==> design/flow/design.v <==
module CORDIC_tanInv_sqrt(
    output [15:0] X0,   
    output [15:0] Y0,   
    output [15:0] Z0,   
    input  [15:0] Xin,
    input  [15:0] Yin,
    input  [15:0] Zin,   
    input  clk
);
    wire signed [15:0] x_reg [15:0];
    wire signed [15:0] y_reg [15:0];
    wire signed [15:0] z_reg [15:0];
    wire [15:0] x_reg_sh [15:0];
    wire [15:0] y_reg_sh [15:0];
    wire [15:0] sum_x [15:0];
    wire [15:0] sum_y [15:0];
    wire [15:0] sum_z [15:0];
    wire [15:0] y_co;
    wire [15:0] alpha[15:0];
    assign alpha[0]  = 16'h1921;
    assign alpha[1]  = 16'h0ed6;
    assign alpha[2]  = 16'h07d6;
    assign alpha[3]  = 16'h03fa;
    assign alpha[4]  = 16'h01ff;
    assign alpha[5]  = 16'h00ff;
    assign alpha[6]  = 16'h007f;
    assign alpha[7]  = 16'h003f;
    assign alpha[8]  = 16'h001f;
    assign alpha[9]  = 16'h000f;
    assign alpha[10] = 16'h0007;
    assign alpha[11] = 16'h0003;
    assign alpha[12] = 16'h0001;
    assign alpha[13] = 16'h0001;
    assign alpha[14] = 16'h0001;
    assign alpha[15] = 16'h0000;
    Register rx0(x_reg[0], Xin, clk);
    Register ry0(y_reg[0], Yin, clk);
    Register rz0(z_reg[0], Zin, clk);
    assign x_reg_sh[0] = x_reg[0] >>> 0;
    assign y_reg_sh[0] = y_reg[0] >>> 0;
    not n0(y_co[0], y_reg[0][15]);   
    adder_sub ax0(sum_x[0], , x_reg[0], y_reg_sh[0], y_reg[0][15]);
    adder_sub ay0(sum_y[0], , y_reg[0], x_reg_sh[0], y_co[0]);
    adder_sub az0(sum_z[0], , z_reg[0], alpha[0], y_reg[0][15]);
    genvar i;
    generate
        for (i=1; i<16; i=i+1) begin : vectoring_stages
            Register rx(x_reg[i], sum_x[i-1], clk);
            Register ry(y_reg[i], sum_y[i-1], clk);
            Register rz(z_reg[i], sum_z[i-1], clk);
            assign x_reg_sh[i] = x_reg[i] >>> i;
            assign y_reg_sh[i] = y_reg[i] >>> i;
            not yn(y_co[i], y_reg[i][15]);
            adder_sub ax(sum_x[i], , x_reg[i], y_reg_sh[i], y_reg[i][15]);
            adder_sub ay(sum_y[i], , y_reg[i], x_reg_sh[i], y_co[i]);
            adder_sub az(sum_z[i], , z_reg[i], alpha[i], y_reg[i][15]);
        end
    endgenerate
    Register rx16(X0, sum_x[15], clk);
    Register ry16(Y0, sum_y[15], clk);
    Register rz16(Z0, sum_z[15], clk);
endmodule
module adder_sub(
    output signed [15:0] sum,
    output               carry,     
    input  signed [15:0] in1,
    input  signed [15:0] in2,
    input                cin        
);
    assign carry = 0;   
    assign sum = cin ? (in1 - in2) : (in1 + in2);
endmodule
module Register(
    output reg [15:0] q,
    input      [15:0] d,
    input             clk
);
    always @(posedge clk) begin
        q <= d;
    end
endmodule
==> design/flow/run.sh <==
#!/bin/bash
# the make line also repeats each setting of config.mk as NAME=value (left out here)
make -C /OpenROAD-flow-scripts/flow DESIGN_CONFIG=/design/flow/config.mk WORK_HOME=/design/flow/orfs CLKGATE_MAP_FILE= finish
==> design/flow/config.mk <==
export PLATFORM = sky130hd
export DESIGN_NAME = CORDIC_tanInv_sqrt
export DESIGN_NICKNAME = CORDIC_tanInv_sqrt
export VERILOG_FILES = /design/flow/design.v
export SDC_FILE = /design/flow/constraint.sdc
export NUM_CORES = 4
export LEC_CHECK = 0
export CAP_MARGIN = 20
export CELL_PAD_IN_SITES_GLOBAL_PLACEMENT = 0
export CORE_MARGIN = 2
export CORE_UTILIZATION = 40
export CTS_CLUSTER_DIAMETER = 247
export GPL_ROUTABILITY_DRIVEN = 0
export GPL_TIMING_DRIVEN = 1
export MIN_ROUTING_LAYER = met1
export SETUP_SLACK_MARGIN = 0.8
export SLEW_MARGIN = 15
export TNS_END_PERCENT = 30
==> design/flow/constraint.sdc <==
create_clock -name core_clock -period 5.49 [get_ports {clk}]
set_input_delay 1.0980 -clock core_clock [delete_from_list [all_inputs] [get_ports {clk}]]
set_output_delay 1.0980 -clock core_clock [all_outputs]
set_load 0.01 [all_outputs]
==> out/qor.yml, run 1 <==
cp_num_buf_inv: 1
port_buffers: 96
hold_end: "rz16.q[10]"
synthCells: 5796
crit_start: "vectoring_stages[11].ry.q[15]"
rsz0062_at_grt: "false"
via_per_inst: 5.16
yosys.area_share.aoi_pct: 19.8
grt_antenna_before_repair: 0
run_status: "finished clean"
synth_area_leader_cell: "dfxtp_1"
fin_tns_setup_ps: 0
antenna_cells: 0
synth_warnings: 2
cts-buffers-inserted: 94
wl_per_cell_um: 14.7
top_cells_by_count: "815 x dfxtp_1, 775 x ha_1, 589 x a21oi_1, 527 x xnor2_1, 437 x nor2_1"
async_reset_ff_share_pct: 0
fmax_mhz: 277
dp.cells: 7586
path_class: "reg2reg"
post_cts_buffers: 0
route.antenna.remaining_nets: 0
slew_headroom_pct: 37.3
worstHoldStart: "vectoring_stages[15].rz.q[10]"
worstSetupEndpointType: "flop"
fin_crit_sh_pct: 65.8
ys_seq_share_pct: 31.2
postLayoutCoreUtil_pct: 45.2
die-area_um2: 133000
first_pass_iters: 5
die_y_um: 365
postSynthAreaPerCell_um2: 9.01
synth.cellmix.adderShare_pct: 20.4
nNetsFinal: 6812
cp.arrival_ps: 4180
dp_hpwl_mm: 91.2
rows: 132
io_pins: 97
start_kind: "flop"
cts_hold_buf: 0
synthesis.area_um2: 52200
topCellsByArea: "dfxtp_1 31%, ha_1 19%, xnor2_1 8.8%"
grt_pass1_wl_mm: 188
ys_chip_area_um2: 52200
cts_max_path_buffers: 3
synth_cell_types: 80
layout.cells.non_filler: 7757
critPathRequiredTime_ps: 6060
whs_path_depth: 0
placed_cell_area_um2: 55200
clock-root-buffer: "clkbuf_16"
slew_violations: 0
grt_overflow_total: 0
endpoint: "vectoring_stages[12].ry.q[15]"
mux_share_pct: 0.807
logic_family: "adder cells"
ys_seq_elements: 815
cts_tree: "yes"
vias: 40000
grt_usage_pct: 16.9
timing.rr.end: "vectoring_stages[12].ry.q[15]"
finClkSkew_ps: 43.2
grt_max_degree: 53
cts.repair.resized: 0
drt-initial-drc-count: 1784
worst_path_largest_cell_delay_ps: 600
rr_worst_depth: 12
areaGrowthSynthToFinish_pct: 12.1
cap_violations: 0
cp_common_cell: "a21oi_1"
worstPathMaxFanout: 12
reg2reg_from: "vectoring_stages[11].ry.q[15]"
die-width_um: 365
drc_errors: 0
flop_cell: "dfxtp_1"
coreArea_um2: 129000
ys_cells: 5796
synth_simple_gate_area_share_pct: 11.9
cp_top_family: "AND-OR/OR-AND gates"
finish.instance_area_um2: 58600
fp_nets: 6668
hold_path.class: "reg2reg"
synth.most_common_cell: "dfxtp_1"
path_clk_slew_ps: 60
post-route-min-period_ps: 3620
setup_violations: 0
cp_slowest_cell: "dfxtp_1"
rrSetupSlack_ps: 1870
cp_cell_sequence: "clkinv_1, nor2_1, a21oi_1, ha_1, a21oi_1, o21ai_0, and3_1, a221o_1, a21oi_1, o21ai_1, a2111oi_0, nor3_1"
cts_sinks: 815
insertion_delay_ps: 700
drt-total-wl_mm: 114
fp-utilization_pct: 40.3
warning_count: 86
hold_violations: 0
worst_pin_slew_ps: 940
cts-htree-levels: 3
first_global_vias: 38800
edf_count: 0
cp_num_cells: 12
top_area_share_pct: 31.2
ys_sh_xor_pct: 13.0
cell type report:
class	instances	area, um^2
Fill cell	12500	70900
Multi-Input combinational cell	4582	34400
Sequential cell	815	16300
Clock buffer	125	2640
Tap cell	1742	2180
Inverter	333	1250
Timing Repair Buffer	114	1100
Clock inverter	46	669
per-layer routing:
metal | global-route usage, % | routed length, um | part of all wire (%) | up-vias
li1 | - | - | - | 20900
met2 | 31.2 | 56300 | 50 | 640
met4 | 6.27 | 4220 | 3.7 | 0
met5 | 0 | 0 | 0 | -
met1 | 19.6 | 49600 | 44 | 18300
met3 | 2.43 | 3580 | 3.1 | 219
metrics by stage:
stage               hold slack (ps)  setup slack (ps)
global route                    329              1570
global placement                313              1980
floorplan                       310              1900
finish                          326              1870
CTS                             328              1890
detailed placement              314              1910
==> run 2: changes to the inputs <==
- CELL_PAD_IN_SITES_GLOBAL_PLACEMENT: 0 -> default
- CTS_CLUSTER_DIAMETER: 247 -> default
- GPL_ROUTABILITY_DRIVEN: 0 -> default
- GPL_TIMING_DRIVEN: 1 -> default
- MIN_ROUTING_LAYER: met1 -> default
- SETUP_SLACK_MARGIN: 0.8 -> default
- SLEW_MARGIN: 15 -> 20
- TNS_END_PERCENT: 30 -> default
- clock period: 5.49 -> 3.65 ns (I/O delays scaled with it)
==> run 2 against run 1 <==
  * Still clean
  * Area after synthesis is the same
  * Clock-buffer cell count is 1 lower
  * Die area stayed put
  * Synthesized cell count unchanged
  * Design area rose by 0.36%
  * Via count grew 0.30%
  * Sequential share of layout area down 0.097 points
  * Highest routed layer unchanged
==> out/qor.yml, run 2 <==
topCellsByArea: "dfxtp_1 31%, ha_1 19%, xnor2_1 8.8%"
clock-root-buffer: "clkbuf_16"
cap_violations: 0  # unchanged
route.antenna.remaining_nets: 0  # unchanged
cts_max_path_buffers: 3  # unchanged
rsz0062_at_grt: "false"
regArea_um2: 16300  # about the same
synth_cell_types: 80  # unchanged
cp_slowest_cell: "dfxtp_1"
endpoint: "vectoring_stages[11].rx.q[14]"
postSynthAreaPerCell_um2: 9.01  # unchanged
setup_ws_ps: 258  # -1620 ps
mux_share_pct: 0.807  # unchanged
setup_violations: 0  # unchanged
port_buffers: 96  # unchanged
crit_start: "vectoring_stages[10].ry.q[10]"
worst_path_largest_cell_delay_ps: 510  # -90 ps
yosys.area_share.aoi_pct: 19.8  # unchanged
ys_seq_elements: 815  # unchanged
cts_tree: "yes"
worstSetupEndpointType: "flop"
hold_path.class: "reg2reg"
cp_common_cell: "o21bai_1"
top_cells_by_count: "815 x dfxtp_1, 775 x ha_1, 589 x a21oi_1, 527 x xnor2_1, 437 x nor2_1"
slew_violations: 0  # unchanged
path_clk_slew_ps: 60  # about the same
cp_num_buf_inv: 1  # unchanged
die-width_um: 365  # unchanged
synth_simple_gate_area_share_pct: 11.9  # unchanged
die_y_um: 365  # unchanged
fmax_mhz: 295  # +6.6%
coreArea_um2: 129000  # unchanged
grt_overflow_total: 0  # unchanged
grt_usage_pct: 16.6  # -0.28 points
insertion_delay_ps: 690  # about the same
drt-total-wl_mm: 112  # -1.8%
io_pins: 97  # unchanged
flop_cell: "dfxtp_1"
first_global_vias: 39000  # +0.56%
cts-htree-levels: 3  # unchanged
synth_area_leader_cell: "dfxtp_1"
grt_max_degree: 49  # -7.5%
worstPathMaxFanout: 6  # -6
async_reset_ff_share_pct: 0  # unchanged
warning_count: 86  # unchanged
synth.cellmix.adderShare_pct: 20.4  # unchanged
dp_hpwl_mm: 89.7  # -1.6%
fp-utilization_pct: 40.3  # unchanged
synth_warnings: 2  # unchanged
cp_top_family: "AND-OR/OR-AND gates"
drt-initial-drc-count: 1789  # +0.28%
cp_cell_sequence: "inv_1, ha_1, mux2i_2, fa_1, a211oi_1, o21bai_1, a21oi_1, o21bai_1, and4_1, a2111oi_2, o21ai_0, xor2_1"
dp_worst_setup_slack_ps: 194  # -1720 ps
wl_per_cell_um: 14.3  # -2.3%
cts_sinks: 815  # unchanged
post-route-min-period_ps: 3390  # -223 ps
slew_headroom_pct: 55.6  # +18 points
reg2reg_from: "vectoring_stages[10].ry.q[10]"
cp.arrival_ps: 3940  # -240 ps
drc_errors: 0  # unchanged
rr_worst_depth: 12  # unchanged
grt_antenna_before_repair: 0  # unchanged
cts-buffers-inserted: 93  # -1.1%
edf_count: 0  # unchanged
synthCells: 5796  # unchanged
finish.instance_area_um2: 58800  # +0.36%
num-fill-cells: 12600  # +1.1%
fp_nets: 6668  # unchanged
worstHoldStart: "vectoring_stages[15].rz.q[10]"
ys_sh_xor_pct: 13.0  # unchanged
critPathRequiredTime_ps: 4200  # -1860 ps
ys_seq_share_pct: 31.2  # unchanged
hold_end: "rz16.q[10]"
die-area_um2: 133000  # unchanged
ys_chip_area_um2: 52200  # unchanged
rrSetupSlack_ps: 260  # -1620 ps
finClkSkew_ps: 30.4  # -12.8 ps
fin_crit_sh_pct: 92.9  # +27 points
synthesis.area_um2: 52200  # unchanged
postLayoutCoreUtil_pct: 45.4  # +0.16 points
cp_num_cells: 12  # unchanged
grt_pass1_wl_mm: 186  # -0.81%
hold_ws_ps: 324  # -2.19 ps
start_kind: "flop"
dp.cells: 7635  # +0.65%
logic_family: "adder cells"
place_congestion: 0.840
path_class: "reg2reg"
via_per_inst: 5.15  # -0.24%
worst_pin_slew_ps: 657  # -283 ps
rows: 132  # unchanged
placed_cell_area_um2: 55600  # +0.69%
layout.cells.non_filler: 7799  # +0.54%
whs_path_depth: 0  # unchanged
fin_tns_setup_ps: 0  # unchanged
run_status: "finished clean"
nNetsFinal: 6860  # +0.70%
hold_violations: 0  # unchanged
antenna_cells: 0  # unchanged
logic_area_um2: 34400  # about the same
vias: 40200  # +0.30%
areaGrowthSynthToFinish_pct: 12.5
ys_cells: 5796  # unchanged
timing.rr.end: "vectoring_stages[11].rx.q[14]"
synth.most_common_cell: "dfxtp_1"
top_area_share_pct: 31.2  # unchanged
first_pass_iters: 5  # unchanged
[run 2: layout make-up]
cell class                 count  area share, %
clock inverter                40          0.820
timing repair buffer         163           2.51
clock buffer                 124           4.47
multi-input combinational   4582           58.6
tap                         1742           3.71
inverter                     333           2.13
sequential                   815           27.8
[run 2: layer usage]
layer / up-vias / track usage, % / routed length (um)
met3: 180 / 2.36 / 3710
li1: 21000 / - / -
met5: - / 0 / 0
met1: 18300 / 20.3 / 50700
met2: 620 / 29.8 / 53900
met4: 0 / 5.32 / 3390
[run 2: repair_timing]
item	CTS	global route
setup buffers	0	0
resized	0	7
hold buffers	0	0
setup endpoints to repair	0	8
==> run 3: changes to the inputs <==
- CELL_PAD_IN_SITES_DETAIL_PLACEMENT: default -> 2
- CELL_PAD_IN_SITES_GLOBAL_PLACEMENT: default -> 0
- CORE_ASPECT_RATIO: default -> 1.9
- CORE_UTILIZATION: 40 -> 51
- GPL_ROUTABILITY_DRIVEN: default -> 1
- GPL_TIMING_DRIVEN: default -> 0
- HOLD_SLACK_MARGIN: default -> -0.06
- MIN_ROUTING_LAYER: default -> met1
- PLACE_DENSITY: default -> 0.39
- SETUP_SLACK_MARGIN: default -> -0.1
- clock period: 3.65 -> 3.69 ns (I/O delays scaled with it)
==> run 3 against run 2 <==
  * Die area shrank 21%
  * The run now fails in 4_1_cts
  * Area after synthesis is the same
  * Synthesized cell count is the same
==> out/qor.yml, run 3 <==
io_pins: 97  # unchanged
ys_cells: 5796  # unchanged
top_cells_by_count: "815 x dfxtp_1, 775 x ha_1, 589 x a21oi_1, 527 x xnor2_1, 437 x nor2_1"
synthCells: 5796  # unchanged
synth_warnings: 2  # unchanged
mux_share_pct: 0.807  # unchanged
synth.most_common_cell: "dfxtp_1"
synthesis.area_um2: 52200  # unchanged
top_area_share_pct: 31.2  # unchanged
port_buffers: 96  # unchanged
ys_chip_area_um2: 52200  # unchanged
synth_area_leader_cell: "dfxtp_1"
async_reset_ff_share_pct: 0  # unchanged
place_congestion: 0.971  # +16%
ys_seq_share_pct: 31.2  # unchanged
die-area_um2: 105000  # -21%
rows: 161  # +22%
placed_cell_area_um2: 54800  # -1.4%
fp_nets: 6668  # unchanged
topCellsByArea: "dfxtp_1 31%, ha_1 19%, xnor2_1 8.8%"
dp_hpwl_mm: 166  # +85%
coreArea_um2: 102000  # -22%
synth_simple_gate_area_share_pct: 11.9  # unchanged
die_y_um: 445  # +22%
logic_family: "adder cells"
fp-utilization_pct: 51.4  # +11 points
ys_sh_xor_pct: 13.0  # unchanged
first-error: "[ERROR DPL-0033] detailed placement checks failed during check placement."
synth_cell_types: 80  # unchanged
die-width_um: 236  # -35%
run_status: "aborted with a tool error"
postSynthAreaPerCell_um2: 9.01  # unchanged
dp_worst_setup_slack_ps: -1610  # -1810 ps
flop_cell: "dfxtp_1"
yosys.area_share.aoi_pct: 19.8  # unchanged
lastStage: "4_1_cts"
edf_count: 0  # unchanged
synth.cellmix.adderShare_pct: 20.4  # unchanged
ys_seq_elements: 815  # unchanged
run 3: through the flow:
| step | util [%] | instances |
|---|---|---|
| floorplan | - | 5796 |
| global placement | 54.0 | 7196 |
| detailed placement | 54.0 | 7198 |
==> run 4: changes to the inputs <==
- CELL_PAD_IN_SITES_DETAIL_PLACEMENT: 2 -> default
- CELL_PAD_IN_SITES_GLOBAL_PLACEMENT: 0 -> default
- CORE_ASPECT_RATIO: 1.9 -> default
- CORE_UTILIZATION: 51 -> 50
- GPL_ROUTABILITY_DRIVEN: 1 -> default
- GPL_TIMING_DRIVEN: 0 -> default
- HOLD_SLACK_MARGIN: -0.06 -> default
- MIN_ROUTING_LAYER: met1 -> default
- PLACE_DENSITY: 0.39 -> default
- SETUP_SLACK_MARGIN: -0.1 -> -0.4
- clock period: 3.69 -> 7.0 ns (I/O delays scaled with it)
==> run 4 against run 3 <==
  * Now clean on timing, DRC and antenna
  * Area after synthesis unchanged
  * Synthesized cell count unchanged
  * Die area is 1.8% higher
==> out/qor.yml, run 4 <==
run_status: "finished clean"
place_congestion: 0.865  # -11%
path_clk_slew_ps: 60
clock-root-buffer: "clkbuf_16"
rr_worst_depth: 13
vias: 40000
route.antenna.remaining_nets: 0
synthCells: 5796  # unchanged
logic_area_um2: 34400
critPathRequiredTime_ps: 7540
cts_max_path_buffers: 3
slew_violations: 0
fp-utilization_pct: 50.5  # -0.98 points
timing.rr.end: "vectoring_stages[12].ry.q[15]"
topCellsByArea: "dfxtp_1 31%, ha_1 19%, xnor2_1 8.8%"
layout.cells.non_filler: 7389
logic_family: "adder cells"
worstPathMaxFanout: 30
cts_tree: "yes"
cp_slowest_cell: "clkinv_1"
cp_top_family: "AND-OR/OR-AND gates"
drt-initial-drc-count: 1823
path_class: "reg2reg"
top_cells_by_count: "815 x dfxtp_1, 775 x ha_1, 589 x a21oi_1, 527 x xnor2_1, 437 x nor2_1"
cp_cell_sequence: "buf_4, clkinv_1, nor2_1, a21oi_1, ha_1, a21oi_1, o21ai_0, and3_1, a221o_1, a21oi_1, o21ai_1, a2111oi_0, nor3_1"
die-area_um2: 107000  # +1.8%
fin_crit_sh_pct: 53.5
post_cts_buffers: 0
cts_hold_buf: 0
rows: 118  # -27%
whs_path_depth: 0
grt_overflow_total: 0
cap_violations: 0
drt-total-wl_mm: 114
areaGrowthSynthToFinish_pct: 11.0
cp_num_buf_inv: 2
cp.arrival_ps: 4290
hold_ws_ps: 324
postSynthAreaPerCell_um2: 9.01  # unchanged
cts-buffers-inserted: 94
worst_pin_slew_ps: 1060
async_reset_ff_share_pct: 0  # unchanged
start_kind: "flop"
antenna_cells: 0
wl_per_cell_um: 15.4
hold_end: "rz16.q[5]"
synthesis.area_um2: 52200  # unchanged
ys_seq_share_pct: 31.2  # unchanged
hold_violations: 0
synth.cellmix.adderShare_pct: 20.4  # unchanged
edf_count: 0  # unchanged
port_buffers: 96  # unchanged
setup_ws_ps: 3250
dp_worst_setup_slack_ps: 3260  # +4870 ps
cp_num_cells: 13
grt_antenna_before_repair: 2
via_per_inst: 5.41
reg2reg_from: "vectoring_stages[11].ry.q[15]"
insertion_delay_ps: 670
synth_simple_gate_area_share_pct: 11.9  # unchanged
crit_start: "vectoring_stages[11].ry.q[15]"
synth_cell_types: 80  # unchanged
grt_pass1_wl_mm: 188
finClkSkew_ps: 29.6
post-route-min-period_ps: 3750
fmax_mhz: 267
finish.instance_area_um2: 58000
ys_chip_area_um2: 52200  # unchanged
ys_seq_elements: 815  # unchanged
flop_cell: "dfxtp_1"
grt_max_degree: 53
warning_count: 86
fp_nets: 6668  # unchanged
die_y_um: 327  # -26%
hold_path.class: "reg2reg"
dp_hpwl_mm: 91.5  # -45%
grt_usage_pct: 21.0
ys_sh_xor_pct: 13.0  # unchanged
yosys.area_share.aoi_pct: 19.8  # unchanged
die-width_um: 327  # +39%
rsz0062_at_grt: "false"
worstHoldStart: "vectoring_stages[15].rz.q[5]"
first_pass_iters: 6
ys_cells: 5796  # unchanged
cts.repair.resized: 0
top_area_share_pct: 31.2  # unchanged
synth_warnings: 2  # unchanged
io_pins: 97  # unchanged
coreArea_um2: 103000  # +1.9%
cp_common_cell: "a21oi_1"
postLayoutCoreUtil_pct: 56.0
endpoint: "vectoring_stages[12].ry.q[15]"
cts_sinks: 815
setup_violations: 0
rrSetupSlack_ps: 3250
synth.most_common_cell: "dfxtp_1"
mux_share_pct: 0.807  # unchanged
num-fill-cells: 9401
drc_errors: 0
worst_path_largest_cell_delay_ps: 450
regArea_um2: 16300
dp.cells: 7221  # +0.32%
first_global_vias: 38300
placed_cell_area_um2: 54800  # -0.13%
fin_tns_setup_ps: 0
slew_headroom_pct: 29.6
synth_area_leader_cell: "dfxtp_1"
cts-htree-levels: 3
worstSetupEndpointType: "flop"
nNetsFinal: 6809
[run 4: cell type report]
cell class / count / area share [%]
clock buffers: 122 / 4.47
clock inverters: 46 / 1.05
inverters: 333 / 2.16
multi-input cells: 4582 / 59.4
flip-flops and latches: 815 / 28.1
well taps: 1380 / 2.98
repair buffers: 111 / 1.85
[run 4: layer usage]
layer,wire [um],global-route usage (%)
met3,3560,2.57
met4,2740,6.26
met2,54400,37.0
met1,53300,26.9
met5,0,0
==> run 5: changes to the inputs <==
- CAP_MARGIN: 20 -> 15
- CELL_PAD_IN_SITES_DETAIL_PLACEMENT: default -> 1
- CELL_PAD_IN_SITES_GLOBAL_PLACEMENT: default -> 3
- CORE_ASPECT_RATIO: default -> 1.34
- CORE_MARGIN: 2 -> 8
- CORE_UTILIZATION: 50 -> 45
- CTS_CLUSTER_DIAMETER: default -> 299
- GPL_ROUTABILITY_DRIVEN: default -> 1
- MAX_ROUTING_LAYER: default -> met4
- PLACE_DENSITY_LB_ADDON: default -> 0.24
- SETUP_SLACK_MARGIN: -0.4 -> default
- SLEW_MARGIN: 20 -> 15
- clock period: 7.0 -> 3.14 ns (I/O delays scaled with it)
==> run 5 against run 4 <==
  * Cell count up 8.5%
  * Critical endpoint unchanged
  * Clock skew is 4.4 ps lower
  * Wire length rose by 28%
==> out/qor.yml, run 5 <==
run_status: "finished clean"
grt_overflow_total: 0  # unchanged
fin_tns_setup_ps: 0  # unchanged
rows: 144  # +22%
logic_family: "adder cells"
top_area_share_pct: 31.2  # unchanged
critPathRequiredTime_ps: 3740  # -3800 ps
cp_common_cell: "a21oi_2"
post-route-min-period_ps: 3080  # -664 ps
hold_violations: 0  # unchanged
synthesis.area_um2: 52200  # unchanged
crit_start: "vectoring_stages[11].rx.q[12]"
drt-total-wl_mm: 146  # +28%
path_class: "reg2reg"
worstHoldStart: "vectoring_stages[15].rz.q[9]"
ys_sh_xor_pct: 13.0  # unchanged
ys_chip_area_um2: 52200  # unchanged
mux_share_pct: 0.807  # unchanged
vias: 43400  # +8.6%
cts_sinks: 815  # unchanged
hold_end: "rz16.q[9]"
cp_slowest_cell: "a221o_1"
synth_warnings: 2  # unchanged
cts-htree-levels: 3  # unchanged
top_cells_by_count: "815 x dfxtp_1, 775 x ha_1, 589 x a21oi_1, 527 x xnor2_1, 437 x nor2_1"
synthCells: 5796  # unchanged
worst_path_largest_cell_delay_ps: 390  # -60 ps
cap_violations: 0  # unchanged
insertion_delay_ps: 700  # +30 ps
cts_max_path_buffers: 3  # unchanged
path_clk_slew_ps: 60  # about the same
start_kind: "flop"
port_buffers: 96  # unchanged
die-area_um2: 127000  # +19%
via_per_inst: 5.42  # +0.12%
clock-root-buffer: "clkbuf_16"
postLayoutCoreUtil_pct: 54.6  # -1.4 points
whs_path_depth: 0  # unchanged
cts_hold_buf: 0  # unchanged
rrSetupSlack_ps: 60  # -3200 ps
grt_antenna_before_repair: 0  # -2
layout.cells.non_filler: 8016  # +8.5%
synth.most_common_cell: "dfxtp_1"
postSynthAreaPerCell_um2: 9.01  # unchanged
async_reset_ff_share_pct: 0  # unchanged
grt_usage_pct: 22.9  # +1.8 points
num-fill-cells: 13200  # +40%
dp_hpwl_mm: 117  # +28%
synth_cell_types: 80  # unchanged
dp.cells: 7823  # +8.3%
cp_top_family: "AND-OR/OR-AND gates"
finClkSkew_ps: 25.2  # -4.40 ps
cp.arrival_ps: 3690  # -600 ps
cts-buffers-inserted: 91  # -3.2%
worstSetupEndpointType: "flop"
fp-utilization_pct: 45.4  # -5.1 points
drt-initial-drc-count: 1410  # -23%
cp_num_buf_inv: 2  # unchanged
flop_cell: "dfxtp_1"
cts_tree: "yes"
setup_violations: 0  # unchanged
worstPathMaxFanout: 3  # -90%
synth_simple_gate_area_share_pct: 11.9  # unchanged
synth_area_leader_cell: "dfxtp_1"
endpoint: "vectoring_stages[12].ry.q[15]"
fp_nets: 6668  # unchanged
grt_pass1_wl_mm: 234  # +24%
wl_per_cell_um: 18.2  # +18%
edf_count: 0  # unchanged
rr_worst_depth: 15  # +2
ys_seq_elements: 815  # unchanged
hold_ws_ps: 325  # +1.33 ps
areaGrowthSynthToFinish_pct: 20.4
slew_headroom_pct: 41.1  # +12 points
grt_max_degree: 46  # -13%
fmax_mhz: 324  # +22%
warning_count: 87  # +1.2%
io_pins: 97  # unchanged
worst_pin_slew_ps: 871  # -185 ps
rsz0062_at_grt: "true"
die-width_um: 310  # -5.2%
route.antenna.remaining_nets: 0  # unchanged
slew_violations: 0  # unchanged
reg2reg_from: "vectoring_stages[11].rx.q[12]"
topCellsByArea: "dfxtp_1 31%, ha_1 19%, xnor2_1 8.8%"
cp_num_cells: 15  # +2
drc_errors: 0  # unchanged
first_pass_iters: 5  # -1
coreArea_um2: 115000  # +11%
fin_crit_sh_pct: 98.2  # +45 points
cp_cell_sequence: "inv_1, ha_2, nand3_1, ha_1, a21oi_2, ha_1, a21oi_2, o211ai_1, and3_1, a221o_1, a21oi_2, o21ai_2, buf_4, and4_1, nor3_2"
ys_seq_share_pct: 31.2  # unchanged
yosys.area_share.aoi_pct: 19.8  # unchanged
synth.cellmix.adderShare_pct: 20.4  # unchanged
antenna_cells: 0  # unchanged
ys_cells: 5796  # unchanged
place_congestion: 0.848  # -1.9%
die_y_um: 410  # +25%
first_global_vias: 46800  # +22%
nNetsFinal: 7279  # +6.9%
timing.rr.end: "vectoring_stages[12].ry.q[15]"
hold_path.class: "reg2reg"
## run 5: cell type report
| cell class | instances | area (um^2) | area share [%] |
|---|---|---|---|
| flip-flops and latches | 815 | 16400 | 26.0 |
| well taps | 1533 | 1920 | 3.05 |
| repair buffers | 584 | 4760 | 7.56 |
| multi-input cells | 4582 | 35300 | 56.2 |
| inverters | 333 | 1270 | 2.01 |
| clock buffers | 130 | 2590 | 4.11 |
| clock inverters | 39 | 671 | 1.07 |
## run 5: timing repair
| action | 4_1_cts | 5_1_grt |
|---|---|---|
| pin swaps | 2 | 59 |
| setup buffers | 0 | 24 |
| gates resized | 36 | 212 |
| gates cloned | 0 | 0 |
| endpoints found under the setup margin | 27 | 108 |
| hold endpoints to repair | 0 | 0 |
## run 5: metal layers
metal	GRT usage, %	share of wire (%)	vias up
li1	-	-	21800
met1	21.9	37	20900
met2	45.4	56	463
met3	2.24	2.3	280
met4	10.1	4.6	0
met5	-	0	-
## run 5: stage by stage
step | cell area (um^2) | setup slack, ps
after floorplan | 52300 | 3.33
after global placement | 58400 | -83.9
after detailed placement | 58400 | -113
after CTS | 61800 | 0.0160
after global routing | 62900 | -156
final | 62900 | 56.5
==> run 6: changes to the inputs <==
- ABC_AREA: default -> 1
- CAP_MARGIN: 15 -> 20
- CELL_PAD_IN_SITES_DETAIL_PLACEMENT: 1 -> default
- CELL_PAD_IN_SITES_GLOBAL_PLACEMENT: 3 -> default
- CORE_ASPECT_RATIO: 1.34 -> default
- CORE_MARGIN: 8 -> 2
- CORE_UTILIZATION: 45 -> 72
- CTS_CLUSTER_DIAMETER: 299 -> default
- CTS_CLUSTER_SIZE: default -> 100
- GPL_ROUTABILITY_DRIVEN: 1 -> default
- MAX_ROUTING_LAYER: met4 -> default
- PLACE_DENSITY_LB_ADDON: 0.24 -> default
- SLEW_MARGIN: 15 -> 20
- clock period: 3.14 -> 2.41 ns (I/O delays scaled with it)
==> run 6 against run 5 <==
  * Non-clock buffer count is 82 lower
  * Now fails the layout checks on negative setup slack
  * Largest cell class unchanged
  * Critical path type unchanged
  * Core utilization rose by 33 points
==> out/qor.yml, run 6 <==
run_status: "complete, but fails checks"
so.violations: "negative setup slack"
fp-utilization_pct: 72.4  # +27 points
dp_hpwl_mm: 123  # +4.3%
num-fill-cells: 4235  # -68%
hold_violations: 0  # unchanged
fmax_mhz: 354  # +9.2%
async_reset_ff_share_pct: 0  # unchanged
synthesis.area_um2: 59100  # +13%
grt_usage_pct: 36.8  # +14 points
areaGrowthSynthToFinish_pct: 21.3
die-area_um2: 84300  # -34%
dp.cells: 9769  # +25%
endpoint: "vectoring_stages[8].ry.q[12]"
rows: 105  # -27%
vias: 61400  # +41%
io_pins: 97  # unchanged
reg2reg_from: "vectoring_stages[7].rx.q[7]"
cts_sinks: 815  # unchanged
cp_common_cell: "nand2_1"
slew_violations: 0  # unchanged
cts-htree-levels: 3  # unchanged
synth_warnings: 2  # unchanged
drc_errors: 0  # unchanged
grt_overflow_total: 0  # unchanged
place_congestion: 0.996  # +17%
synth.cellmix.adderShare_pct: 18.0  # -2.4 points
path_class: "reg2reg"
coreArea_um2: 81600  # -29%
insertion_delay_ps: 710  # about the same
first_pass_iters: 10  # +5
start_kind: "flop"
fin_tns_setup_ps: -13750  # -13750 ps
cp_num_buf_inv: 2  # unchanged
ys_chip_area_um2: 59100  # +13%
synth_simple_gate_area_share_pct: 27.0  # +15 points
worstHoldStart: "Zin[10]"
whs_path_depth: 1  # +1
top_cells_by_count: "2267 x nand2_1, 1103 x inv_1, 815 x dfxtp_1, 775 x ha_1, 678 x nand3_1"
timing.rr.end: "vectoring_stages[8].ry.q[12]"
synthCells: 8359  # +44%
cts-buffers-inserted: 91  # unchanged
via_per_inst: 6.11  # +13%
ys_sh_xor_pct: 9.59  # -3.4 points
nNetsFinal: 9778  # +34%
cp.arrival_ps: 3410  # -280 ps
worstSetupEndpointType: "flop"
die_y_um: 290  # -29%
cts_tree: "yes"
cp_num_cells: 12  # -3
cp_top_family: "AND-OR/OR-AND gates"
fp_nets: 9231  # +38%
route.antenna.remaining_nets: 0  # unchanged
critPathRequiredTime_ps: 3000  # -740 ps
setup_violations: 124  # +124
top_area_share_pct: 27.6  # -3.6 points
path_clk_slew_ps: 60  # about the same
postSynthAreaPerCell_um2: 7.07  # -22%
synth_cell_types: 42  # -48%
warning_count: 91  # +4.6%
flop_cell: "dfxtp_1"
grt_max_degree: 31  # -33%
finish.instance_area_um2: 71600  # +14%
cp_cell_sequence: "inv_1, nand3_2, o21ai_0, xor2_1, ha_1, a21oi_1, o21a_1, nand2_1, a21oi_1, inv_1, nand2_1, nand2_1"
die-width_um: 290  # -6.4%
fin_crit_sh_pct: 117  # +19 points
layout.cells.non_filler: 10000  # +25%
port_buffers: 96  # unchanged
hold_path.class: "in2reg"
rrSetupSlack_ps: -410  # -470 ps
cts_max_path_buffers: 3  # unchanged
dp_worst_setup_slack_ps: -204  # -91.1 ps
mux_share_pct: 0.0339  # -0.77 points
antenna_cells: 0  # unchanged
worstPathMaxFanout: 5  # +2
edf_count: 0  # unchanged
finClkSkew_ps: 38.1  # +12.9 ps
grt_antenna_before_repair: 2  # +2
synth.most_common_cell: "nand2_1"
rr_worst_depth: 12  # -3
post-route-min-period_ps: 2820  # -261 ps
drt-total-wl_mm: 189  # +30%
worst_path_largest_cell_delay_ps: 520  # +130 ps
slew_headroom_pct: 51.6  # +10 points
topCellsByArea: "dfxtp_1 28%, ha_1 16%, nand2_1 14%"
placed_cell_area_um2: 63400  # +8.5%
first_global_vias: 56000  # +20%
rsz0062_at_grt: "true"
hold_end: "rz0.q[10]"
yosys.area_share.aoi_pct: 10.3  # -9.6 points
drt-initial-drc-count: 6812  # +380%
grt_pass1_wl_mm: 261  # +12%
crit_start: "vectoring_stages[7].rx.q[7]"
clock-root-buffer: "clkbuf_16"
wl_per_cell_um: 18.8  # +3.7%
synth_area_leader_cell: "dfxtp_1"
ys_cells: 8359  # +44%
logic_family: "simple AND/OR/NAND/NOR gates"
ys_seq_elements: 815  # unchanged
cp_slowest_cell: "xor2_1"
setup_ws_ps: -413  # -469 ps
worst_pin_slew_ps: 718  # -152 ps
cap_violations: 0  # unchanged
ys_seq_share_pct: 27.6  # -3.6 points
run 6: layout make-up:
cell class	instances	area, um^2	area share [%]
inverters	1110	4230	5.90
well taps	1070	1340	1.87
clock inverters	52	678	0.947
repair buffers	502	4230	5.90
clock buffers	113	2480	3.46
flip-flops and latches	815	16400	23.0
multi-input cells	6386	42200	59.0
run 6: routing by layer:
layer | share of wire, % | routed length [um] | global-route usage, % | vias to the layer above
met2 | 47 | 89400 | 65.4 | 3863
met1 | 36 | 68200 | 43.1 | 28000
met4 | 7.7 | 14600 | 19.6 | 4
li1 | - | - | - | 28200
met5 | 0.011 | 20 | 0 | -
met3 | 9.1 | 17200 | 4.96 | 1298
run 6: stage by stage:
stage	utilization (%)	hold WS [ps]
after floorplan	-	310
after global placement	77.7	311
after detailed placement	77.7	312
after CTS	82.6	209
after global routing	87.8	234
final	87.8	223
run 6: what timing repair did:
item / 4_1_cts / 5_1_grt
setup buffers: 23 / 88
hold buffers: 0 / 0
endpoints found under the hold margin: 0 / 0
setup endpoints to repair: 92 / 228
gates resized: 147 / 935
pin swaps: 59 / 362
cloned: 0 / 3
==> run 7: changes to the inputs <==
- ABC_AREA: 1 -> default
- CORE_UTILIZATION: 72 -> 66
- CTS_CLUSTER_SIZE: 100 -> default
- clock period: 2.41 -> 5.51 ns (I/O delays scaled with it)
==> run 7 against run 6 <==
  * The run now finishes clean
  * Clock-buffer cell count shrank 9
  * Die area shrank 3.5%
  * Worst hold slack gained 100 ps
  * Fmax shrank 27%
  * Sequential cell count is the same
  * Non-clock buffer count shrank 387
  * Cell count shrank 30%
  * Critical path depth is the same
  * Critical endpoint is now vectoring_stages[4].ry.q[15]
==> out/qor.yml, run 7 <==
port_buffers: 96  # unchanged
setup_ws_ps: 1620  # +2040 ps
vias: 40700  # -34%
flop_cell: "dfxtp_1"
async_reset_ff_share_pct: 0  # unchanged
grt_max_degree: 53  # +71%
timing.rr.end: "vectoring_stages[4].ry.q[15]"
fin_tns_setup_ps: 0  # +13750 ps
layout.cells.non_filler: 7053  # -30%
dp_worst_setup_slack_ps: 1700  # +1900 ps
worst_pin_slew_ps: 995  # +277 ps
ys_seq_share_pct: 31.2  # +3.6 points
whs_path_depth: 0  # -1
post-route-min-period_ps: 3890  # +1060 ps
top_area_share_pct: 31.2  # +3.6 points
grt_overflow_total: 0  # unchanged
critPathRequiredTime_ps: 6030  # +3030 ps
edf_count: 0  # unchanged
ys_sh_xor_pct: 13.0  # +3.4 points
mux_share_pct: 0.807  # +0.77 points
via_per_inst: 5.77  # -5.6%
fp-utilization_pct: 66.4  # -6.0 points
worstHoldStart: "vectoring_stages[15].rz.q[5]"
cts.repair.resized: 0  # -100%
cts-buffers-inserted: 88  # -3.3%
nNetsFinal: 6807  # -30%
grt_use_met1_pct: 34.4  # -8.6 points
route.antenna.remaining_nets: 0  # unchanged
drt-total-wl_mm: 114  # -40%
areaGrowthSynthToFinish_pct: 10.0
fin_crit_sh_pct: 70.5  # -47 points
synth_warnings: 2  # unchanged
cp_common_cell: "o21ai_0"
yosys.area_share.aoi_pct: 19.8  # +9.6 points
topCellsByArea: "dfxtp_1 31%, ha_1 19%, xnor2_1 8.8%"
rows: 103  # -1.9%
slew_headroom_pct: 33.6  # -18 points
worstPathMaxFanout: 19  # +14
drt-initial-drc-count: 1878  # -72%
synthCells: 5796  # -31%
warning_count: 88  # -3.3%
ys_seq_elements: 815  # unchanged
die-area_um2: 81400  # -3.5%
rr_worst_depth: 12  # unchanged
worstSetupEndpointType: "flop"
synth_area_leader_cell: "dfxtp_1"
io_pins: 97  # unchanged
cts_max_path_buffers: 3  # unchanged
place_congestion: 0.892  # -10%
insertion_delay_ps: 650  # -60 ps
synth_cell_types: 80  # +90%
cp_slowest_cell: "dfxtp_1"
path_clk_slew_ps: 60  # about the same
cp_top_family: "AND-OR/OR-AND gates"
grt_util_met3_pct: 2.73  # -2.2 points
num-fill-cells: 6171  # +46%
grt_pass1_wl_mm: 189  # -28%
drc_errors: 0  # unchanged
hold_end: "rz16.q[5]"
top_cells_by_count: "815 x dfxtp_1, 775 x ha_1, 589 x a21oi_1, 527 x xnor2_1, 437 x nor2_1"
post_cts_buffers: 0  # -100%
cts_sinks: 815  # unchanged
worst_path_largest_cell_delay_ps: 910  # +390 ps
fmax_mhz: 257  # -27%
ys_chip_area_um2: 52200  # -12%
use_met2_pct: 49.8  # -16 points
cts-htree-levels: 3  # unchanged
finClkSkew_ps: 22.9  # -15.2 ps
reg2reg_from: "vectoring_stages[3].ry.q[15]"
cp.arrival_ps: 4410  # +1000 ps
top_usage_layer: "met2"
grt_usage_pct: 27.6  # -9.3 points
coreArea_um2: 78600  # -3.6%
endpoint: "vectoring_stages[4].ry.q[15]"
cap_violations: 0  # unchanged
start_kind: "flop"
ys_cells: 5796  # -31%
synth_simple_gate_area_share_pct: 11.9  # -15 points
hold_path.class: "reg2reg"
first_global_vias: 39400  # -30%
antenna_cells: 0  # unchanged
crit_start: "vectoring_stages[3].ry.q[15]"
slew_violations: 0  # unchanged
path_class: "reg2reg"
synthesis.area_um2: 52200  # -12%
setup_violations: 0  # -100%
grt_antenna_before_repair: 1  # -1
cp_cell_sequence: "inv_1, o21ai_0, xnor2_1, ha_1, a21oi_1, o21ai_0, a31o_2, a21oi_1, o21ai_0, o31ai_1, mux2i_1, nand3_1"
cts_hold_buf: 0  # unchanged
cts_tree: "yes"
fp_nets: 6668  # -28%
cp_num_buf_inv: 1  # -1
die-width_um: 285  # -1.8%
die_y_um: 285  # -1.8%
synth.most_common_cell: "dfxtp_1"
dp_hpwl_mm: 89.9  # -27%
first_pass_iters: 8  # -2
cp_num_cells: 12  # unchanged
rrSetupSlack_ps: 1620  # +2040 ps
rsz0062_at_grt: "false"
wl_per_cell_um: 16.1  # -14%
hold_violations: 0  # unchanged
synth.cellmix.adderShare_pct: 20.4  # +2.4 points
logic_family: "adder cells"
run_status: "finished clean"
clock-root-buffer: "clkbuf_16"
postSynthAreaPerCell_um2: 9.01  # +28%
dp.cells: 6895  # -29%
## run 7: metrics by stage
step	hold slack [ps]	utilization [%]	instance area [um^2]
global placement	312	69.2	54400
floorplan	310	-	52200
global route	331	73.1	57500
finish	326	73.1	57500
CTS	326	73.1	57500
detailed placement	312	69.2	54400
## run 7: cell type report
type                            instances  area, um^2  share of cell area (%)
Clock buffer                          104        2380                    4.15
Inverter                              333        1250                    2.18
Multi-Input combinational cell       4582       34400                    59.9
Timing Repair Buffer                  115        1100                    1.92
Clock inverter                         54         694                    1.21
Sequential cell                       815       16300                    28.4
Tap cell                             1050        1310                    2.29
## run 7: metal layers
layer / wire [um] / vias up
li1: - / 20900
met1: 50900 / 18800
met2: 55700 / 748
met3: 3970 / 215
met4: 3210 / 0
met5: 0 / -
==> run 8: changes to the inputs <==
- CAP_MARGIN: 20 -> 0
- CORE_UTILIZATION: 66 -> 70
- SETUP_SLACK_MARGIN: default -> 0.8
- clock period: 5.51 -> 3.12 ns (I/O delays scaled with it)
==> run 8 against run 7 <==
  * The layout now fails its checks (negative setup slack)
  * Highest routed layer unchanged
  * Fmax rose by 23%
==> out/qor.yml, run 8 <==
run_status: "complete, but fails checks"
so.violations: "negative setup slack"
synthesis.area_um2: 52200  # unchanged
rows: 100  # -2.9%
wl_per_cell_um: 20.0  # +24%
slew_violations: 0  # unchanged
fmax_mhz: 316  # +23%
logic_area_um2: 38800  # +13%
cp_num_buf_inv: 1  # unchanged
worstHoldStart: "vectoring_stages[15].rz.q[4]"
cts_sinks: 815  # unchanged
io_pins: 97  # unchanged
top_area_share_pct: 31.2  # unchanged
areaGrowthSynthToFinish_pct: 26.0
hold_path.class: "reg2reg"
path_class: "reg2reg"
postLayoutCoreUtil_pct: 88.7  # +16 points
worstSetupEndpointType: "flop"
grt_pass1_wl_mm: 212  # +12%
grt_overflow_total: 0  # unchanged
cts-htree-levels: 3  # unchanged
cp_common_cell: "xnor2_1"
reg2reg_from: "vectoring_stages[10].ry.q[11]"
place_congestion: 0.940  # +5.4%
synth_warnings: 2  # unchanged
synth.most_common_cell: "dfxtp_1"
rr_worst_depth: 13  # +1
rsz0062_at_grt: "true"
edf_count: 0  # unchanged
drt-initial-drc-count: 3447  # +84%
async_reset_ff_share_pct: 0  # unchanged
hold_ws_ps: 325  # -0.523 ps
cts_tree: "yes"
port_buffers: 96  # unchanged
nNetsFinal: 7279  # +6.9%
topCellsByArea: "dfxtp_1 31%, ha_1 19%, xnor2_1 8.8%"
dp_hpwl_mm: 92.7  # +3.1%
finClkSkew_ps: 21.0  # -1.84 ps
mux_share_pct: 0.807  # unchanged
path_clk_slew_ps: 60  # about the same
first_global_vias: 43900  # +12%
start_kind: "flop"
first_pass_iters: 6  # -2
cts-buffers-inserted: 87  # -1.1%
route.antenna.remaining_nets: 0  # unchanged
rrSetupSlack_ps: -40  # -1670 ps
vias: 46600  # +14%
die-width_um: 277  # -2.9%
ys_seq_share_pct: 31.2  # unchanged
crit_start: "vectoring_stages[10].ry.q[11]"
clock-root-buffer: "clkbuf_16"
hold_end: "rz16.q[4]"
synth_area_leader_cell: "dfxtp_1"
cp_top_family: "simple AND/OR/NAND/NOR gates"
antenna_cells: 0  # unchanged
worst_pin_slew_ps: 639  # -356 ps
cp_slowest_cell: "or4_4"
ys_seq_elements: 815  # unchanged
cp.arrival_ps: 3700  # -710 ps
grt_util_met3_pct: 4.22  # +1.5 points
regArea_um2: 16600  # +1.8%
grt_usage_pct: 32.9  # +5.4 points
setup_violations: 2  # +2
yosys.area_share.aoi_pct: 19.8  # unchanged
hold_violations: 0  # unchanged
grt_use_met1_pct: 36.4  # +2.0 points
worstPathMaxFanout: 4  # -15
fp-utilization_pct: 70.4  # +4.0 points
cts_hold_buf: 0  # unchanged
synth_simple_gate_area_share_pct: 11.9  # unchanged
ys_chip_area_um2: 52200  # unchanged
grt_max_degree: 45  # -15%
timing.rr.end: "vectoring_stages[11].rx.q[15]"
via_per_inst: 6.26  # +8.4%
flop_cell: "dfxtp_1"
worst_path_largest_cell_delay_ps: 430  # -480 ps
die_y_um: 277  # -2.9%
drc_errors: 0  # unchanged
ys_cells: 5796  # unchanged
top_cells_by_count: "815 x dfxtp_1, 775 x ha_1, 589 x a21oi_1, 527 x xnor2_1, 437 x nor2_1"
die-area_um2: 76800  # -5.6%
grt_antenna_before_repair: 1  # unchanged
insertion_delay_ps: 660  # about the same
slew_headroom_pct: 56.3  # +23 points
synth_cell_types: 80  # unchanged
ys_sh_xor_pct: 13.0  # unchanged
cp_num_cells: 13  # +1
setup_ws_ps: -41.2  # -1670 ps
endpoint: "vectoring_stages[11].rx.q[15]"
synth.cellmix.adderShare_pct: 20.4  # unchanged
use_met2_pct: 62.2  # +12 points
whs_path_depth: 0  # unchanged
post-route-min-period_ps: 3160  # -725 ps
fin_crit_sh_pct: 101  # +31 points
fp_nets: 6668  # unchanged
postSynthAreaPerCell_um2: 9.01  # unchanged
cap_violations: 0  # unchanged
critPathRequiredTime_ps: 3660  # -2370 ps
top_usage_layer: "met2"
synthCells: 5796  # unchanged
fin_tns_setup_ps: -51.9  # -51.9 ps
num-fill-cells: 3492  # -43%
cp_cell_sequence: "buf_6, nor3_2, nor2_1, xnor2_1, ha_1, o21a_1, o31a_1, or4_4, and4_4, o21a_4, o2111ai_4, a31oi_1, xnor2_1"
coreArea_um2: 74200  # -5.6%
cts_max_path_buffers: 3  # unchanged
logic_family: "adder cells"
warning_count: 91  # +3.4%
drt-total-wl_mm: 149  # +31%
-- run 8: final cells by class --
type,instances,area share [%]
Clock buffer,117,3.75
Inverter,333,2.02
Multi-Input combinational cell,4582,59.0
Timing Repair inverter,1,0.00761
Timing Repair Buffer,587,7.43
Sequential cell,815,25.3
Clock inverter,44,0.677
Tap cell,969,1.84
-- run 8: stage by stage --
stage	cell area (um^2)	std cells	setup slack, ps
2_1_floorplan	53900	5796	226
3_3_place_gp	56400	6918	62.0
3_5_place_dp	56400	6918	-118
4_1_cts	62600	7279	145
5_1_grt	65800	7448	-127
6_report	65800	7448	-41.2
-- run 8: what timing repair did --
action                                  4_1_cts  5_1_grt
gates cloned                                  2        1
pin swaps                                   260      306
setup buffers                               198      168
resized                                     396      414
endpoints found under the setup margin      360      406
-- run 8: per-layer routing --
layer	vias to the layer above	share of wire, %
met3	700	5.7
li1	21900	-
met4	0	6.4
met1	22100	37
met2	1920	51
met5	-	0
==> run 9: changes to the inputs <==
- CAP_MARGIN: 0 -> 15
- CORE_ASPECT_RATIO: default -> 1.04
- CORE_UTILIZATION: 70 -> 71
- CTS_CLUSTER_DIAMETER: default -> 96
- GPL_ROUTABILITY_DRIVEN: default -> 1
- MAX_ROUTING_LAYER: default -> met4
- SETUP_SLACK_MARGIN: 0.8 -> default
- SLEW_MARGIN: 20 -> 10
- TNS_END_PERCENT: default -> 75
- clock period: 3.12 -> 2.96 ns (I/O delays scaled with it)
==> run 9 against run 8 <==
  * Still fails the layout checks on negative setup slack
  * Area after synthesis unchanged
  * Largest cell class unchanged
  * Synthesized cell count unchanged
  * Clock-buffer cell count up 3
  * Highest routed layer unchanged
  * Core utilization down 1.5 points
  * Cell count up 0.89%
  * Design area down 3.4%
==> out/qor.yml, run 9 <==
synth.cellmix.adderShare_pct: 20.4  # unchanged
path_clk_slew_ps: 60  # about the same
grt_overflow_total: 0  # unchanged
logic_family: "adder cells"
top_area_share_pct: 31.2  # unchanged
drt-total-wl_mm: 137  # -8.4%
die-width_um: 270  # -2.6%
ys_seq_share_pct: 31.2  # unchanged
async_reset_ff_share_pct: 0  # unchanged
logic_area_um2: 36400  # -6.1%
ys_cells: 5796  # unchanged
hold_violations: 0  # unchanged
dp.cells: 7275  # +5.2%
setup_ws_ps: -215  # -174 ps
yosys.area_share.aoi_pct: 19.8  # unchanged
antenna_cells: 0  # unchanged
cts_hold_buf: 0  # unchanged
regArea_um2: 16400  # -1.3%
ys_sh_xor_pct: 13.0  # unchanged
mux_share_pct: 0.807  # unchanged
cp_slowest_cell: "dfxtp_4"
timing.rr.end: "vectoring_stages[12].rx.q[15]"
areaGrowthSynthToFinish_pct: 21.7
rrSetupSlack_ps: -210  # -170 ps
synthCells: 5796  # unchanged
rsz0062_at_grt: "true"
slew_violations: 0  # unchanged
run_status: "complete, but fails checks"
insertion_delay_ps: 660  # about the same
wl_per_cell_um: 18.2  # -9.2%
critPathRequiredTime_ps: 3540  # -120 ps
clock-root-buffer: "clkbuf_16"
top_cells_by_count: "815 x dfxtp_1, 775 x ha_1, 589 x a21oi_1, 527 x xnor2_1, 437 x nor2_1"
worstPathMaxFanout: 4  # unchanged
grt_usage_pct: 33.4  # +0.49 points
whs_path_depth: 0  # unchanged
io_pins: 97  # unchanged
hold_path.class: "reg2reg"
fmax_mhz: 315  # -0.43%
cts_sinks: 815  # unchanged
cts-buffers-inserted: 88  # +1.1%
warning_count: 91  # unchanged
cp_common_cell: "o31a_1"
nNetsFinal: 7333  # +0.74%
cts_max_path_buffers: 3  # unchanged
drc_errors: 0  # unchanged
ys_seq_elements: 815  # unchanged
grt_max_degree: 45  # unchanged
fp_nets: 6668  # unchanged
num-fill-cells: 3871  # +11%
cap_violations: 0  # unchanged
synthesis.area_um2: 52200  # unchanged
cp_top_family: "AND-OR/OR-AND gates"
reg2reg_from: "vectoring_stages[11].ry.q[12]"
grt_pass1_wl_mm: 206  # -2.7%
finClkSkew_ps: 18.2  # -2.87 ps
start_kind: "flop"
synth_warnings: 2  # unchanged
die_y_um: 281  # +1.2%
rows: 101  # +1.0%
so.violations: "negative setup slack"
layout.cells.non_filler: 7514  # +0.89%
fin_crit_sh_pct: 107  # +5.9 points
postSynthAreaPerCell_um2: 9.01  # unchanged
crit_start: "vectoring_stages[11].ry.q[12]"
first_pass_iters: 6  # unchanged
synth_area_leader_cell: "dfxtp_1"
cp_cell_sequence: "inv_4, ha_4, mux2i_2, ha_1, nor2b_4, o31a_1, o31a_1, o211a_1, buf_4, o311ai_2, nand2_1, a21oi_2, xnor2_1"
edf_count: 0  # unchanged
synth.most_common_cell: "dfxtp_1"
worst_path_largest_cell_delay_ps: 390  # -40 ps
die-area_um2: 75700  # -1.4%
flop_cell: "dfxtp_1"
first_global_vias: 43500  # -0.90%
cp.arrival_ps: 3750  # +50 ps
worst_pin_slew_ps: 755  # +117 ps
coreArea_um2: 72900  # -1.7%
hold_end: "rz16.q[0]"
fin_tns_setup_ps: -1370  # -1320 ps
cp_num_buf_inv: 2  # +1
endpoint: "vectoring_stages[12].rx.q[15]"
cts-htree-levels: 3  # unchanged
route.antenna.remaining_nets: 0  # unchanged
drt-initial-drc-count: 3096  # -10%
worstHoldStart: "vectoring_stages[15].rz.q[0]"
synth_cell_types: 80  # unchanged
grt_antenna_before_repair: 0  # -1
path_class: "reg2reg"
rr_worst_depth: 13  # unchanged
post-route-min-period_ps: 3170  # +13.8 ps
synth_simple_gate_area_share_pct: 11.9  # unchanged
hold_ws_ps: 327  # +1.80 ps
setup_violations: 19  # +17
place_congestion: 0.975  # +3.7%
cp_num_cells: 13  # unchanged
ys_chip_area_um2: 52200  # unchanged
cts_tree: "yes"
slew_headroom_pct: 48.9  # -7.4 points
worstSetupEndpointType: "flop"
port_buffers: 96  # unchanged
topCellsByArea: "dfxtp_1 31%, ha_1 19%, xnor2_1 8.8%"
via_per_inst: 6.03  # -3.7%
vias: 45300  # -2.8%
dp_hpwl_mm: 96.2  # +3.7%
fp-utilization_pct: 71.6  # +1.2 points
==> run 9: layout make-up <==
| cell class | count | area share, % |
|---|---|---|
| Clock buffer | 120 | 3.96 |
| Multi-Input combinational cell | 4582 | 57.4 |
| Timing Repair Buffer | 641 | 8.10 |
| Sequential cell | 815 | 25.8 |
| Tap cell | 978 | 1.93 |
| Inverter | 333 | 2.02 |
| Clock inverter | 45 | 0.837 |
==> run 9: per-stage QoR <==
step	instance area [um^2]	utilization (%)	setup WS (ps)
after floorplan	52400	-	-62.7
after global routing	63600	87.2	-305
final	63600	87.2	-215
after detailed placement	57800	79.2	-256
after global placement	57800	79.2	-184
after CTS	61300	84.1	-83.2
==> run 9: timing repair <==
item,CTS,global route
gates resized,107,405
setup buffers,12,66
pin swaps,29,210
hold endpoints to repair,0,0
gates cloned,0,0
endpoints found under the setup margin,77,152
==> run 9: per-layer routing <==
layer	up-vias	wire [um]	global-route usage [%]
li1	22000	-	-
met1	21400	53100	36.3
met2	1434	70400	61.4
met3	500	6120	3.55
met4	0	7070	14.9
met5	-	0	-
==> run 10: changes to the inputs <==
- CORE_UTILIZATION: 71 -> 72
- CTS_CLUSTER_DIAMETER: 96 -> 361
- SLEW_MARGIN: 10 -> 15
- TNS_END_PERCENT: 75 -> default
- clock period: 2.96 -> 2.81 ns (I/O delays scaled with it)
==> run 10 against run 9 <==
  * The run now fails in 5_1_grt
  * Area after synthesis did not move
  * Synthesized cell count unchanged
  * Die area decreased by 1.4%
==> out/qor.yml, run 10 <==
run_status: "aborted with a tool error"
lastStage: "5_1_grt"
logic_family: "adder cells"
synth.most_common_cell: "dfxtp_1"
ys_cells: 5796  # unchanged
synth_warnings: 2  # unchanged
port_buffers: 96  # unchanged
top_area_share_pct: 31.2  # unchanged
cts_max_path_buffers: 3  # unchanged
die-area_um2: 74700  # -1.4%
ys_sh_xor_pct: 13.0  # unchanged
postSynthAreaPerCell_um2: 9.01  # unchanged
cts-htree-levels: 3  # unchanged
io_pins: 97  # unchanged
rows: 100  # -0.99%
yosys.area_share.aoi_pct: 19.8  # unchanged
synth_area_leader_cell: "dfxtp_1"
die_y_um: 279  # -0.69%
synthesis.area_um2: 52200  # unchanged
edf_count: 0  # unchanged
dp.cells: 7432  # +2.2%
ys_seq_elements: 815  # unchanged
synth_simple_gate_area_share_pct: 11.9  # unchanged
mux_share_pct: 0.807  # unchanged
fp_nets: 6668  # unchanged
place_congestion: 0.959  # -1.6%
async_reset_ff_share_pct: 0  # unchanged
synthCells: 5796  # unchanged
cts-buffers-inserted: 86  # -2.3%
coreArea_um2: 71700  # -1.7%
synth_cell_types: 80  # unchanged
dp_hpwl_mm: 99.4  # +3.3%
ys_seq_share_pct: 31.2  # unchanged
cts_sinks: 815  # unchanged
flop_cell: "dfxtp_1"
clock-root-buffer: "clkbuf_16"
top_cells_by_count: "815 x dfxtp_1, 775 x ha_1, 589 x a21oi_1, 527 x xnor2_1, 437 x nor2_1"
fp-utilization_pct: 72.8  # +1.2 points
die-width_um: 268  # -0.69%
ys_chip_area_um2: 52200  # unchanged
synth.cellmix.adderShare_pct: 20.4  # unchanged
topCellsByArea: "dfxtp_1 31%, ha_1 19%, xnor2_1 8.8%"
==> run 10: through the flow <==
step | area, um^2 | setup WS [ps]
floorplan | 52800 | -96.2
global placement | 59400 | -234
detailed placement | 59400 | -326
CTS | 64100 | -151
==> run 10: what timing repair did <==
item / in CTS
hold buffers: 0
endpoints found under the setup margin: 134
pin swaps: 143
endpoints found under the hold margin: 0
setup buffers: 67
resized: 301
